Setup of build 29:
==> flow/design.v (excerpt) <==
module Top_1553B_APB
(
  APB_CLK,
  APB_RESETn,
  APB_RDATA,
  APB_READY,
  APB_SLVERR,
  APB_STRB,
  APB_PROT, 
  APB_ADDR,
  APB_ENABLE,
  APB_WRITE,
  APB_WDATA,
  APB_SEL,
  rx0_1553,
  tx0_1553,
  tx0_en,
  rx1_1553,
  tx1_1553,
  tx1_en
);
For scale: ~3500 cells after synthesis, about 1700 flip-flops, roughly 120 I/O pins.
export LEC_CHECK = 0
export CAP_MARGIN = 20
export CORE_ASPECT_RATIO = 1.74
export CORE_MARGIN = 5
export CORE_UTILIZATION = 40
export HOLD_SLACK_MARGIN = 0.28
export PLACE_DENSITY_LB_ADDON = 0.19
export SLEW_MARGIN = 20
export TNS_END_PERCENT = 65
create_clock -name core_clock -period 10.0 [get_ports {APB_CLK}]
run.sh (not shown) runs the stock make flow with config.mk's settings and CLKGATE_MAP_FILE=.
Build 29 completed end to end with timing, DRC and antenna clean.
[inputs] build 49 vs build 29
Settings: a deleted HOLD_SLACK_MARGIN that had been 0.28; a deleted CORE_ASPECT_RATIO that had been 1.74; a deleted PLACE_DENSITY_LB_ADDON that had been 0.19; a change of CORE_UTILIZATION from 40 to 64; a change of CORE_MARGIN from 5 to 2; a deleted TNS_END_PERCENT that had been 65; a change of the clock period (ns, I/O delays scaled along) from 10.0 to 4.83.
==> results <==
Re synthesized chip area reported by yosys: no difference whatsoever between build 29 and build 49.
When the final numbers for build 49 and build 29 were put side by side, the relative contribution of combinational cells to total power turned out to be greater in build 49.
Relative to build 29, internal power summed over all cells has increased by 120% in build 49.
Core utilization sits higher in build 49 than in build 29.
Setup slack after layout in build 49 is 4.87 ns below build 29.
Looking at first-pass GRT wire length, build 49 sits about 5% below build 29.
Share of total power in the clock network sits higher in build 49 than in build 29.
Detailed-routed wire length on met3 ended up about 60% higher on build 49 than on build 29.
Result for build 49 and build 29: all clean
Build 49 -> build 29: buffer depth of the longest clock path delta 0, exact match
The inputs of build 79 differ from those of build 49 as listed below.
Settings: CTS_CLUSTER_SIZE now 17, previously not set; CAP_MARGIN now 40, was 20; HOLD_SLACK_MARGIN now 0.29, previously not set; CORE_UTILIZATION now 72, was 64; the clock period (ns, I/O delays scaled along) now 2.34, was 4.83.
## What came out
- The layout from build 79, despite a flow that completed every stage, fails the layout checks, with the failing checks listed as setup timing.
- Number of antenna violations at the first check in global routing (lower): build 49
- Diff build 49 -> build 79: utilization shows an increase of 16 points; ratio of routed vias to standard cells shows an increase of 1.3.
- Diff build 49..build 79 | area figure in the yosys stat output | unchanged
- Worst slack on hold paths was higher in the run labelled build 49.
- Diff build 49 -> build 79: number of filler instances in the final layout went down about 50%; global-route usage went up 15 points; worst setup slack went down 1.48 ns; design area went up about 8%; maximum net fanout on the critical path went down 4.
- Measured against each other, build 79 and build 49 differ in post-cts hold buffer count, the higher figure coming from build 79.
> inputs changed (build 79 -> build 30)
Settings: HOLD_SLACK_MARGIN no longer set, was 0.29; SETUP_SLACK_MARGIN now 0.99, previously not set; CTS_CLUSTER_SIZE no longer set, was 17; CAP_MARGIN now 20, was 40; CORE_UTILIZATION now 40, was 72; the clock period (ns, I/O delays scaled along) now 4.19, was 2.34.
### Flow results
- Of build 79 and build 30, just one finished clean: build 30.
- [flow] build 79 | stages: complete | final checks: fail | reason: setup timing
- Reported for build 79 and build 30, number of nets with antenna violations after routing turned out identical to the last digit.
- Looking at final cell count, build 30 sits 721 higher than build 79 does.
- Worst vdd rail ir drop: build 30 < build 79

* * *

## job 2053
Starting RTL as in the previous note.
export LEC_CHECK = 0
export CAP_MARGIN = 20
export CORE_MARGIN = 2
export CORE_UTILIZATION = 72
export CTS_CLUSTER_SIZE = 17
export SLEW_MARGIN = 20
create_clock -name core_clock -period 2.34 [get_ports {APB_CLK}]
What the final checks of job 2053 revealed, after a flow that finished every stage, was a layout that fails on setup timing.
Relative to job 2053, the following input files were edited for job 7149:
Settings: swapping 72 for 57 in CORE_UTILIZATION; clearing CTS_CLUSTER_SIZE, which used to be 17; swapping 2.34 for 5.25 in the clock period (ns, I/O delays scaled along).
### Flow results
Job 7149 vs. job 2053: first-pass GRT wire length went down by about 22%.
Job 7149 finished all stages; the layout is clean.
Of the two values seen for termination of the worst setup path, CoreOne_inst.encoder_fifo.cnt[5]$_SDFFE_PN0P_ was produced by job 7149 and CoreOne_inst.encoder_fifo.mem[20][12]$_DFFE_PP_ by job 2053.
In job 7149 the final-layout clock buffer total turned out about 3% lower than in job 2053.
Job 7149 vs job 2053: internal power of the cells down by more than half
Here is what was changed in the inputs of job 5090 compared with job 7149.
Settings: setting SETUP_SLACK_MARGIN to 0.67 for the first time; setting CTS_CLUSTER_SIZE to 15 for the first time; changing CAP_MARGIN from 20 to 0; changing CORE_UTILIZATION from 57 to 70; changing the clock period (ns, I/O delays scaled along) from 5.25 to 2.35.
### Flow results
Job 5090 vs job 7149, clock power share went down by 0.3 points.
On sequential-cell power consumption: between job 7149 and job 5090, it ends up lower for job 7149.
Looking at number of cells on the critical path across job 7149 and job 5090, the one that comes out higher is job 5090.
The flow for job 5090 finished, though final verification flagged setup timing.
Job 5090 ends up with a post-place setup slack that is 1.91 ns lower than in job 7149.
Changes in job 9401 relative to job 5090:
Settings: CAP_MARGIN now 20, was 0; CTS_CLUSTER_SIZE no longer set, was 15; CORE_UTILIZATION now 72, was 70; SETUP_SLACK_MARGIN no longer set, was 0.67; MAX_ROUTING_LAYER now met4, previously not set; the clock period (ns, I/O delays scaled along) now 7.19, was 2.35.
==> comparison <==
- Job 9401 | status: complete | timing, DRC, antenna: pass
- Re fraction of registers with async set/reset: no difference whatsoever between job 5090 and job 9401.
- Taking job 5090 as the reference, in job 9401 cell area after placement lost 4.7%; worst setup slack picked up an extra 3.92 ns; die area lost about 2.7%; number of placed cells counting well taps lost 285.
- Highest routing layer actually used: met5 -> job 5090, met4 -> job 9401
Setup changes, job 9401 to job 1078
Settings: setting CTS_CLUSTER_SIZE to 17 for the first time; setting SETUP_SLACK_MARGIN to 0.36 for the first time; removing MAX_ROUTING_LAYER (formerly met4); changing the clock period (ns, I/O delays scaled along) from 7.19 to 2.33.
Findings:
Nothing crashed in job 1078 and all stages finished; the problem is that the final layout failed, the offending checks being setup timing. Going from job 9401 to job 1078, the post-cts repair resize count was found to have gone up by 263. Wire length of the first global-routing pass, job 1078 vs job 9401: up by more than a quarter. Relative to job 9401, the worst hold slack of job 1078 is lower by 0.45 ns. Final core area utilization came out higher on job 1078 than on job 9401.
[inputs] job 1065 vs job 1078
Settings: changing SETUP_SLACK_MARGIN from 0.36 to 0.69.
Findings:
- Reported for job 1078 and job 1065, area of the synthesized netlist per yosys stat turned out identical to the last digit.
- For count of cells resized by post-cts repair, dividing the value from job 1065 by the value from job 1078 gives 0.825.
- Between job 1065 and job 1078, it is job 1065 whose number of buffers inserted to repair setup after CTS is higher, by 21%.
- Job 1065 and job 1078 ended up with roughly the same number of rows created at floorplan.
- Sort job 1078 and job 1065 by placer's final routability congestion estimate, ascending, and job 1065 comes first.
- Job 1065 never completed; the flow aborted with a tool error in 5_1_grt.
- Number of placed instances, taps included essentially unchanged between job 1065 and job 1078.
Power is estimated from default activity; no workload was simulated.
